==> flow/design.v <==
`timescale 1ns / 10ps
module fir(
    input clk,                               
    input signed [15:0] noisy_signal,        
    output signed [15:0] filtered_signal     
);
    integer i, j;
    localparam [143:0] COEFFS = {16'h04F6,    
                                 16'h0AE4,    
                                 16'h1089,    
                                 16'h1469,    
                                 16'h160F,    
                                 16'h1496,    
                                 16'h1089,    
                                 16'h0AE4,    
                                 16'h04F6};   
    reg signed [15:0] delayed_signal [0:8];
    reg signed [31:0] prod  [0:8];
    reg signed [32:0] sum_0 [0:4];
    reg signed [33:0] sum_1 [0:2];
    reg signed [34:0] sum_2 [0:1];
    reg signed [35:0] sum_3;
    always @(posedge clk) begin
        delayed_signal[0] <= noisy_signal;
        for (i = 1; i <= 8; i = i + 1) begin
            delayed_signal[i] <= delayed_signal[i - 1];
        end
    end
    always @(posedge clk) begin
        for (j = 0; j <= 8; j = j + 1) begin
            prod[j] <= delayed_signal[j] * $signed(COEFFS[16*j +: 16]);
        end
    end
    always @(posedge clk) begin
        sum_0[0] <= prod[0] + prod[1];
        sum_0[1] <= prod[2] + prod[3];
        sum_0[2] <= prod[4] + prod[5];
        sum_0[3] <= prod[6] + prod[7];
        sum_0[4] <= prod[8];
    end
    always @(posedge clk) begin
        sum_1[0] <= sum_0[0] + sum_0[1];
        sum_1[1] <= sum_0[2] + sum_0[3];
        sum_1[2] <= sum_0[4];
    end
    always @(posedge clk) begin
        sum_2[0] <= sum_1[0] + sum_1[1];
        sum_2[1] <= sum_1[2];
    end
    always @(posedge clk) begin
        sum_3 <= sum_2[0] + sum_2[1];
    end
    assign filtered_signal = $signed(sum_3[35:14]);
endmodule
==> flow/config.mk <==
export PLATFORM = sky130hd
export DESIGN_NAME = fir
export DESIGN_NICKNAME = fir
export VERILOG_FILES = /design/flow/design.v
export SDC_FILE = /design/flow/constraint.sdc
export NUM_CORES = 4
export LEC_CHECK = 0
export CAP_MARGIN = 15
export CELL_PAD_IN_SITES_DETAIL_PLACEMENT = 0
export CELL_PAD_IN_SITES_GLOBAL_PLACEMENT = 0
export CORE_MARGIN = 2
export CORE_UTILIZATION = 70
export CTS_CLUSTER_DIAMETER = 328
export CTS_CLUSTER_SIZE = 21
export GPL_TIMING_DRIVEN = 1
export MIN_ROUTING_LAYER = met1
export SETUP_SLACK_MARGIN = 0.64
export SLEW_MARGIN = 15
export TNS_END_PERCENT = 50
==> flow/constraint.sdc <==
create_clock -name core_clock -period 4.8 [get_ports {clk}]
set_input_delay 0.9600 -clock core_clock [delete_from_list [all_inputs] [get_ports {clk}]]
set_output_delay 0.9600 -clock core_clock [all_outputs]
set_load 0.01 [all_outputs]
run.sh (not shown) runs the stock make flow with config.mk's settings and CLKGATE_MAP_FILE=.
The starting point finished with setup timing left.
Rerun with:
Settings changed: ABC_AREA from default to 1, CAP_MARGIN 15 to 20, CELL_PAD_IN_SITES_DETAIL_PLACEMENT 0 to default, CELL_PAD_IN_SITES_GLOBAL_PLACEMENT 0 to default, CORE_UTILIZATION 70 to 72, CTS_CLUSTER_DIAMETER 328 to default, CTS_CLUSTER_SIZE 21 to 99, GPL_TIMING_DRIVEN 1 to default, MIN_ROUTING_LAYER met1 to default, SETUP_SLACK_MARGIN 0.64 to default, SLEW_MARGIN 15 to 20, TNS_END_PERCENT 50 to default.
Clock period 4.8 ns to 4.87 ns, I/O delays scaled along.
Effect:
- Now the flow completed with no timing, DRC or antenna violations
- clock skew grows by 6.0 ps
- wire length climbs by a quarter to a third
- count of clock-buffer cells in the layout climbs by 57
- synthesized cell count goes up by well over a third
- design area goes up by a little under a tenth
- area after synthesis went up by about a fifth
- sequential cell count stays the same
- sequential share of layout area drops by 2.0 points
- worst setup slack is better by 710 ps
- cell count climbs by well over a third
Rerun with:
Settings changed: ABC_AREA 1 to default, CTS_CLUSTER_DIAMETER from default to 400, CTS_CLUSTER_SIZE 99 to default, SETUP_SLACK_MARGIN from default to 0.26.
Clock period 4.87 ns to 1.64 ns, I/O delays scaled along.
Effect:
- With this change the flow stopped in clock tree synthesis (4_1_cts) on DPL-0038
- die area drops by about a fifth
- area after synthesis drops by about a fifth
- synthesized cell count drops by well over a third
Rerun with:
Settings changed: ABC_AREA from default to 1, PLACE_DENSITY from default to 0.38.
What happened:
- The new run aborted during global routing (5_1_grt)
- synthesized cell count went up by 58%
- die size went up by 17%
- synthesized area went up by 17%

RTL: the design.v shown in full above, as it stands there.
export LEC_CHECK = 0
export ABC_AREA = 1
export CAP_MARGIN = 20
export CELL_PAD_IN_SITES_DETAIL_PLACEMENT = 0
export CELL_PAD_IN_SITES_GLOBAL_PLACEMENT = 0
export CORE_MARGIN = 2
export CORE_UTILIZATION = 72
export CTS_CLUSTER_DIAMETER = 90
export CTS_CLUSTER_SIZE = 75
export GPL_TIMING_DRIVEN = 1
export MIN_ROUTING_LAYER = met1
export PLACE_DENSITY_LB_ADDON = 0.18
export SETUP_SLACK_MARGIN = 0.64
export SLEW_MARGIN = 15
export TNS_END_PERCENT = 50
create_clock -name core_clock -period 4.24 [get_ports {clk}]
The baseline ended with an error in 5_1_grt on GRT-0232.
Rerun with:
==> flow/config.mk (replaced) <==
export PLATFORM = sky130hd
export DESIGN_NAME = fir
export DESIGN_NICKNAME = fir
export VERILOG_FILES = /design/flow/design.v
export SDC_FILE = /design/flow/constraint.sdc
export NUM_CORES = 4
export LEC_CHECK = 0
export CAP_MARGIN = 20
export CORE_MARGIN = 2
export CORE_UTILIZATION = 40
export SLEW_MARGIN = 20
==> flow/constraint.sdc (replaced) <==
create_clock -name core_clock -period 6.0 [get_ports {clk}]
set_input_delay 1.2000 -clock core_clock [delete_from_list [all_inputs] [get_ports {clk}]]
set_output_delay 1.2000 -clock core_clock [all_outputs]
set_load 0.01 [all_outputs]
Outcome:
- With this change the flow passed the timing, design-rule and antenna checks
- die area rises by 53%
- synthesized cell count shrinks by 37%
- area after synthesis decreases by 15%
Rerun with:
--- a/flow/config.mk
+++ b/flow/config.mk
@@ -7,0 +8 @@
+export ABC_AREA = 1
@@ -10 +11,4 @@
-export CORE_UTILIZATION = 40
+export CORE_UTILIZATION = 66
+export CTS_CLUSTER_SIZE = 99
+export PLACE_DENSITY = 0.35
+export SETUP_SLACK_MARGIN = 1.19
==> flow/constraint.sdc (replaced) <==
create_clock -name core_clock -period 5.05 [get_ports {clk}]
set_input_delay 1.0100 -clock core_clock [delete_from_list [all_inputs] [get_ports {clk}]]
set_output_delay 1.0100 -clock core_clock [all_outputs]
set_load 0.01 [all_outputs]
What happened:
- The new run completed without violations
- final cell count rises by 39%
- hold slack is worse by 5.6 ps
- die area falls by 29%
- count of clock-buffer cells in the layout is lower by 16
- cell area rises by about 28%
- clock skew came out higher by 3.4 ps
- routed wire length goes up by about 90%
- global-route usage climbs by 20 points
- critical path depth fell by 1
Rerun with:
--- a/flow/config.mk
+++ b/flow/config.mk
@@ -12 +12 @@
-export CTS_CLUSTER_SIZE = 99
+export CTS_CLUSTER_DIAMETER = 382
@@ -14 +14 @@
-export SETUP_SLACK_MARGIN = 1.19
+export SETUP_SLACK_MARGIN = 1.13
The new run passed the timing, design-rule and antenna checks.
Wire length shrinks by 12%.
Synthesized area is unchanged.
Worst setup slack is better by 160 ps.
Via count shrinks by 5.5%.
Critical path depth grows by 2.
Rerun with:
--- a/flow/config.mk
+++ b/flow/config.mk
@@ -11,4 +11,3 @@
-export CORE_UTILIZATION = 66
-export CTS_CLUSTER_DIAMETER = 382
-export PLACE_DENSITY = 0.35
-export SETUP_SLACK_MARGIN = 1.13
+export CORE_UTILIZATION = 72
+export PLACE_DENSITY = 0.64
+export SETUP_SLACK_MARGIN = 0.96
==> flow/constraint.sdc (replaced) <==
create_clock -name core_clock -period 3.17 [get_ports {clk}]
set_input_delay 0.6340 -clock core_clock [delete_from_list [all_inputs] [get_ports {clk}]]
set_output_delay 0.6340 -clock core_clock [all_outputs]
set_load 0.01 [all_outputs]
What happened: The changed run failed in 5_1_grt (GRT-0116). Die size fell by 8.2%. Synthesized cell count does not change. Area after synthesis stays the same.
